==> inputs of run a <==
==> flow/design.v <==
`timescale 1ns / 1ps
module change(
input clk,
input [9:0] n,
output reg[7:0]s1,
output reg[7:0]s2,
output reg[7:0]s3
    );
parameter zero = 8'b11000000;  
parameter one = 8'b11111001;   
parameter two = 8'b10100100;   
parameter three = 8'b10110000; 
parameter four = 8'b10011001;  
parameter five = 8'b10010010;  
parameter six = 8'b10000010;   
parameter seven = 8'b11111000; 
parameter eight = 8'b10000000; 
parameter nine = 8'b10010000;  
always@(posedge clk)begin
    case(n/100)
         0: s1<=zero;
         1: s1<=one;
         2: s1<=two;
         3: s1<=three;
         4: s1<=four;
         5: s1<=five;
         6: s1<=six;
         7: s1<=seven;
         8: s1<=eight;
         9: s1<=nine;
    endcase
    case((n-(n/100)*100)/10)
         0: s2<=zero;
         1: s2<=one;
         2: s2<=two;
         3: s2<=three;
         4: s2<=four;
         5: s2<=five;
         6: s2<=six;
         7: s2<=seven;
         8: s2<=eight;
         9: s2<=nine;
    endcase
    case(n-(n/100)*100-((n-(n/100)*100)/10)*10)
         0: s3<=zero;
         1: s3<=one;
         2: s3<=two;
         3: s3<=three;
         4: s3<=four;
         5: s3<=five;
         6: s3<=six;
         7: s3<=seven;
         8: s3<=eight;
         9: s3<=nine;
        endcase
end
endmodule
`timescale 1ns / 1ps
module turn(
input clk,rst,sw,
input [0:0]next,
input [3:0]n,  
output [9:0] num, 
output reg signed [31:0] n1,
output reg signed [31:0] n2,
output reg signed [31:0] n3,
output reg[7:0] show1,
output reg[7:0]show2,
output reg[7:0]show3
    );
reg [2:0]state,next_state;
parameter zero = 8'b11000000;  
parameter one = 8'b11111001;   
parameter two = 8'b10100100;   
parameter three = 8'b10110000; 
parameter four = 8'b10011001;  
parameter five = 8'b10010010;  
parameter six = 8'b10000010;   
parameter seven = 8'b11111000; 
parameter eight = 8'b10000000; 
parameter nine = 8'b10010000;  
parameter none=8'b11110111;
parameter start=3'b000;
parameter bai=3'b000;
parameter shi=3'b010;
parameter ge=3'b011;
reg [0:0]o;
reg flag1;
reg flag2;
reg e;
always@(posedge clk)
 if(n==12)e<=1'b1;
 else e<=1'b0;
wire [0:0]flag_out;
assign flag_out = (!flag2) && flag1;
always@(posedge clk)begin
	if(rst==1)begin
		flag1 <= 1'b0;
		flag2 <= 1'b0;
	end
	else begin
		flag1 <= e;
		flag2 <= flag1 ;
	end
end
always@(posedge clk)
    if(rst)begin   
        state<=bai;
    end
    else
    if(flag_out&&sw)
              state<=next_state;
always@(posedge clk)
    if(rst) next_state<=bai;
    else
    if(sw)
    case(state)
        bai:
            next_state<=shi;
        shi:
            next_state<=ge;
        ge:
            next_state<=bai;
    endcase
assign
 num=100*n1+10*n2+n3;
always@(posedge clk)
        if(rst)
        begin 
                n1<=0;
                n2<=0;
                n3<=0;
        end
        else if(sw)begin
        case(state)
                    bai:if(n<=9)n1<=n;
                    shi:if(n<=9)n2<=n;
                    ge:if(n<=9)n3<=n;
                endcase
        end       
always@(posedge clk)
    if(rst)
    begin    
        show1<=none;
        show2<=none;
        show3<=none;
    end
    else if(sw)
    begin
        case(n1)
            0: show1<=zero;
            1: show1<=one;
            2: show1<=two;
            3: show1<=three;
            4: show1<=four;
            5: show1<=five;
            6: show1<=six;
            7: show1<=seven;
            8: show1<=eight;
            9: show1<=nine;
        endcase
        case(n2)
            0: show2<=zero;
            1: show2<=one;
            2: show2<=two;
            3: show2<=three;
            4: show2<=four;
            5: show2<=five;
            6: show2<=six;
            7: show2<=seven;
            8: show2<=eight;
            9: show2<=nine;
        endcase
        case(n3)
            0: show3<=zero;
            1: show3<=one;
            2: show3<=two;
            3: show3<=three;
            4: show3<=four;
            5: show3<=five;
            6: show3<=six;
            7: show3<=seven;
            8: show3<=eight;
            9: show3<=nine;
               endcase
    end  
endmodule
`timescale 1ns / 1ps
module manager(
input clk,rst,rstk,sw,
input [0:0]next,
input [3:0]n,
input [2:0]mode,
input [9:0]moneyget,
input [9:0]timeget,
input swm,
input [0:0]nextt,
output reg[9:0]initial_money,
output reg [9:0]per_money,
output reg[9:0]num_of_park,
output reg[9:0]initial_vipmoney,
output reg [9:0]averagetime,
output reg[63:0]show
    );  
    reg nextti;
integer sumofcar;
reg [9:0]totaltime; 
reg [9:0]totalmoney;  
parameter set=3'b000;   
parameter ok=3'b001; 
parameter fail=3'b010;
parameter simoney=3'b011; 
parameter spmoney=3'b100; 
parameter snopark=3'b101;
parameter svmoney=3'b110;
parameter satime=3'b111;
parameter set_initial_money=3'b001;  
parameter set_per_money=3'b010;  
parameter set_initial_vipmoney=3'b011;  
parameter empty_park=3'b100;  
parameter set_park=3'b101;  
parameter show_money=3'b110;   
parameter zero = 8'b11000000;  
parameter one = 8'b11111001;   
parameter two = 8'b10100100;   
parameter three = 8'b10110000;
parameter four = 8'b10011001;  
parameter five = 8'b10010010;  
parameter six = 8'b10000010;   
parameter seven = 8'b11111000; 
parameter eight = 8'b10000000; 
parameter nine = 8'b10010000;  
parameter _A = 8'b10001000;    
parameter _B = 8'b10000011;    
parameter _C = 8'b11000110;    
parameter _D = 8'b10100001;    
parameter _E = 8'b10000110;    
parameter _F = 8'b10001110;    
parameter _G = 8'b11000010;    
parameter _H = 8'b10001001;    
parameter _I = 8'b11110000;    
parameter _J = 8'b11110001;    
parameter _K = 8'b10001010;    
parameter _L = 8'b11000111;    
parameter _M = 8'b11001000;    
parameter _N = 8'b10101011;    
parameter _O = 8'b10100011;    
parameter _P = 8'b10001100;    
parameter _Q = 8'b10011000;    
parameter _R = 8'b11001110;    
parameter _S = 8'b10110110;    
parameter _T = 8'b10000111;    
parameter _U = 8'b11000001;    
parameter _V = 8'b11100011;   
parameter _W = 8'b10000001;    
parameter _X = 8'b10011011;    
parameter _Y = 8'b10010001;    
parameter _Z = 8'b10100101;    
reg swt;
wire [9:0]num;
wire [3:0]n1t;
wire [3:0]n2t;
wire [3:0]n3t;
wire [7:0]show1t;
wire [7:0]show2t;
wire [7:0]show3t;
reg [2:0]state;
reg [2:0]next_state;
wire[7:0]im1;
wire[7:0]im2;
wire[7:0]im3;
wire[7:0]pm1;
wire[7:0]pm2;
wire[7:0]pm3;
wire[7:0]vim1;
wire[7:0]vim2;
wire[7:0]vim3;
wire[7:0]np1;
wire[7:0]np2;
wire[7:0]np3;
wire[7:0]at1;
wire[7:0]at2;
wire[7:0]at3;
turn t(.clk(clk),.rst(rstk),.sw(swt),.next(nextt),.n(n),.num(num),.n1(n1t),.n2(n2t),.n3(n3t),.show1(show1t),.show2(show2t),.show3(show3t));
change im(.clk(clk),.n(initial_money),.s1(im1),.s2(im2),.s3(im3));
change pm(.clk(clk),.n(per_money),.s1(pm1),.s2(pm2),.s3(pm3));
change vim(.clk(clk),.n(initial_vipmoney),.s1(vim1),.s2(vim2),.s3(vim3));
change np(.clk(clk),.n(num_of_park),.s1(np1),.s2(np2),.s3(np3));
change at(.clk(clk),.n(averagetime),.s1(at1),.s2(at2),.s3(at3));
reg e;
reg flag1;
reg flag2;
wire [0:0]flag_out;
always@(posedge clk)
 if(n==10)e<=1'b1;
 else e<=1'b0;
assign flag_out = (!flag2) && flag1;
always@(posedge clk)begin
	if(rst==1)begin
		flag1 <= 1'b0;
		flag2 <= 1'b0;
	end
	else begin
		flag1 <= e;
		flag2 <= flag1 ;
	end
end
reg flag11;
reg flag22;
wire [0:0]flag_out1;
assign flag_out1 = (!flag22) && flag11;
always@(posedge clk)begin
	if(rst==1)begin
		flag11 <= 1'b0;
		flag22 <= 1'b0;
	end
	else begin
		flag11 <= next;
		flag22 <= flag11 ;
	end
end
always@(posedge clk)    
      if(rst)
         begin
       if(mode==show_money)
            begin
               state<=simoney;
            end
            else begin 
              state<=set;
            end
       end
      else begin
         if(flag_out)begin
            state<=next_state;          
         end
      end
always@(posedge clk)
  if(rst)begin
  initial_money<=9;
          per_money<=5;        
          initial_vipmoney<=8;
          swt<=1'b1;
          num_of_park<=8;
          show<={8'b11111111,_M,_A,_N,_A,_G,_E,_R};    
end
  else 
  if(sw)begin    if(state==ok||state==fail)begin case(state)
   ok:
                                               show<={8'b11111111,_S,_U,_C,_C,_E,_S,_S};
                                           fail:
                                               show<={24'b11111111_11111111_11111111,_E,_R,_R,_O,_R};
                                               endcase
  end
  else if(sw)
                     case(mode)
                         set_initial_money:begin
                             show<={one,32'b11111111_11111111_11111111_11111111,show1t,show2t,show3t};
                             if(next&&num<20)
                             initial_money<=num;
                         end
                         set_per_money:begin
                             show<={two,32'b11111111_11111111_11111111_11111111,show1t,show2t,show3t}; 
                             if(next&&num<20)
                             per_money<=num;
                         end  
                         set_initial_vipmoney:begin
                             show<={three,32'b11111111_11111111_11111111_11111111,show1t,show2t,show3t}; 
                             if(next&&num<20)
                             initial_vipmoney<=num;
                         end
                         empty_park:
                             show<={four,16'b11111111_11111111,_E,_M,_P,_T,_Y}; 
                         set_park:begin
                             show<={five,32'b11111111_11111111_11111111_11111111,show1t,show2t,show3t};
                             if(next&&num<20)
                             num_of_park<=num;
                             end
                         show_money:
                               case(state)
                                          simoney:
                                              show<={one,one,one,16'b11111111_11111111,im1,im2,im3};
                                          spmoney:
                                              show<={two,two,two,16'b11111111_11111111,pm1,pm2,pm3}; 
                                          snopark:
                                              show<={three,three,three,16'b11111111_11111111,np1,np2,np3};
                                          svmoney:
                                              show<={four,four,four,16'b11111111_11111111,vim1,vim2,vim3};
                                          satime: 
                                              show<={seven,seven,seven,16'b11111111_11111111,at1,at2,at3};
                                          default:
                                          show<={one,one,one,16'b11111111_11111111,im1,im2,im3};
                                              endcase
                     endcase    
end
always@(posedge clk)      
    if(rst) next_state<=set;
    else
    begin
                   if(state==ok||state==fail)begin
                   next_state<=set;
                   end
                   else
                        case(mode)
                            set_initial_money:
                             if(num<20)
                                   next_state<=ok;
                                   else  next_state<=fail;
                            set_per_money:
                          if(num<20)
                                   next_state<=ok;
                              else  next_state<=fail;
                            set_initial_vipmoney:
                              if(num<20)
                                   next_state<=ok;
                                   else  next_state<=fail;
                            set_park:
                              if(num<20)
                                   next_state<=ok;
                                 else  next_state<=fail;
                            empty_park:
                                 next_state<=ok;
                            show_money:
                            case(state)
                            simoney:
                                 next_state<=spmoney;
                            spmoney:
                                 next_state<=snopark;
                            snopark:
                                 next_state<=svmoney;
                            svmoney:
                                 next_state<=satime;
                            default:
                                 next_state<= simoney;
                             endcase
                        endcase
                    end
always@(posedge clk)
  if(rst)begin
      totaltime<=0;
      totalmoney<=0;
      sumofcar<=0;
      averagetime<=0;
  end
  else if(swm)begin
      totaltime<=totaltime+timeget;
      totalmoney<=totalmoney+moneyget;
      sumofcar<=sumofcar+1;
      averagetime<=(sumofcar==0) ? 10'd0 : totaltime/sumofcar;
  end
endmodule
==> flow/run.sh <==
#!/bin/bash
# the make line also repeats each setting of config.mk as NAME=value (left out here)
make -C /OpenROAD-flow-scripts/flow DESIGN_CONFIG=/design/flow/config.mk WORK_HOME=/design/flow/orfs CLKGATE_MAP_FILE= finish
==> flow/config.mk <==
export PLATFORM = sky130hd
export DESIGN_NAME = manager
export DESIGN_NICKNAME = manager
export VERILOG_FILES = /design/flow/design.v
export SDC_FILE = /design/flow/constraint.sdc
export NUM_CORES = 4
export LEC_CHECK = 0
export CAP_MARGIN = 20
export CORE_ASPECT_RATIO = 1.81
export CORE_MARGIN = 2
export CORE_UTILIZATION = 20
export CTS_CLUSTER_DIAMETER = 22
export GPL_TIMING_DRIVEN = 0
export PLACE_DENSITY_LB_ADDON = 0.3
export SETUP_SLACK_MARGIN = -0.8
export SLEW_MARGIN = 20
==> flow/constraint.sdc <==
create_clock -name core_clock -period 136.0 [get_ports {clk}]
set_input_delay 27.2000 -clock core_clock [delete_from_list [all_inputs] [get_ports {clk}]]
set_output_delay 27.2000 -clock core_clock [all_outputs]
set_load 0.01 [all_outputs]
==> inputs of run b, as changes to run a <==
Settings changed: ABC_AREA set to 1, CAP_MARGIN 20 to 15, CORE_ASPECT_RATIO 1.81 to unset, CORE_UTILIZATION 20 to 65, CTS_CLUSTER_DIAMETER 22 to unset, GPL_TIMING_DRIVEN 0 to unset, PLACE_DENSITY_LB_ADDON 0.3 to unset, SETUP_SLACK_MARGIN -0.8 to unset, TNS_END_PERCENT set to 5.
==> flow/constraint.sdc (replaced) <==
create_clock -name core_clock -period 60.6 [get_ports {clk}]
set_input_delay 12.1200 -clock core_clock [delete_from_list [all_inputs] [get_ports {clk}]]
set_output_delay 12.1200 -clock core_clock [all_outputs]
set_load 0.01 [all_outputs]
==> inputs of run c, as changes to run a <==
Settings changed: CELL_PAD_IN_SITES_GLOBAL_PLACEMENT set to 2, CORE_ASPECT_RATIO 1.81 to unset, CORE_UTILIZATION 20 to 72, CTS_CLUSTER_DIAMETER 22 to 227, CTS_CLUSTER_SIZE set to 90, GPL_ROUTABILITY_DRIVEN set to 0, GPL_TIMING_DRIVEN 0 to 1, MAX_ROUTING_LAYER set to met5, MIN_ROUTING_LAYER set to met1, PLACE_DENSITY set to 0.95, PLACE_DENSITY_LB_ADDON 0.3 to unset, SETUP_SLACK_MARGIN -0.8 to unset.
==> flow/constraint.sdc (replaced) <==
create_clock -name core_clock -period 109.0 [get_ports {clk}]
set_input_delay 21.8000 -clock core_clock [delete_from_list [all_inputs] [get_ports {clk}]]
set_output_delay 21.8000 -clock core_clock [all_outputs]
set_load 0.01 [all_outputs]
==> results <==
quantity                                                                          run b                      run c        run a
Run status                                                    aborted with a tool error  aborted with a tool error  timing/DRC/antenna clean
Failing step                                                                    5_1_grt       3_1_place_gp_skip_io            -
Synth cell types                                                                     89                        148          148
And+or+nand+nor area frac                                                        30.27%                     22.35%       22.35%
Number of I/O pins                                                                  148                          -          148
Mapped Area                                                                 0.06622 mm²                0.06843 mm²  0.06843 mm²
Horizontal die size                                                            323.2 µm                   312.3 µm     438.8 µm
Average size of a mapped cell                                                 6.365 µm²                  7.398 µm²    7.398 µm²
Clock tree buffer depth                                                               3                          -            3
Share of cell area taken by muxes after synthesis                               0.1682%                     4.697%       4.697%
Most repeated cell in the gate-level netlist after synthesis                    nand2_1                       ha_1         ha_1
Total setup buffers inserted after CTS                                               96                          -            0
Worst Setup Slack post-DPL                                                    -5.696 ns                          -     24.61 ns
Number of placement rows                                                            117                        113          289
Hold Buf Count CTS                                                                    0                          -            0
FA/HA/MAJ Cells, Area Fraction                                                   22.10%                     21.61%       21.61%
Buffers added on ports                                                              127                          -          125
Post-Synth AOI/OAI Area                                                          17.77%                     28.50%       28.50%
Share of the synthesized area in the top cell type                               21.46%                     20.77%       20.77%
Die Size                                                                     0.1044 mm²                0.09752 mm²   0.3470 mm²
Core area                                                                    0.1014 mm²                0.09459 mm²   0.3413 mm²
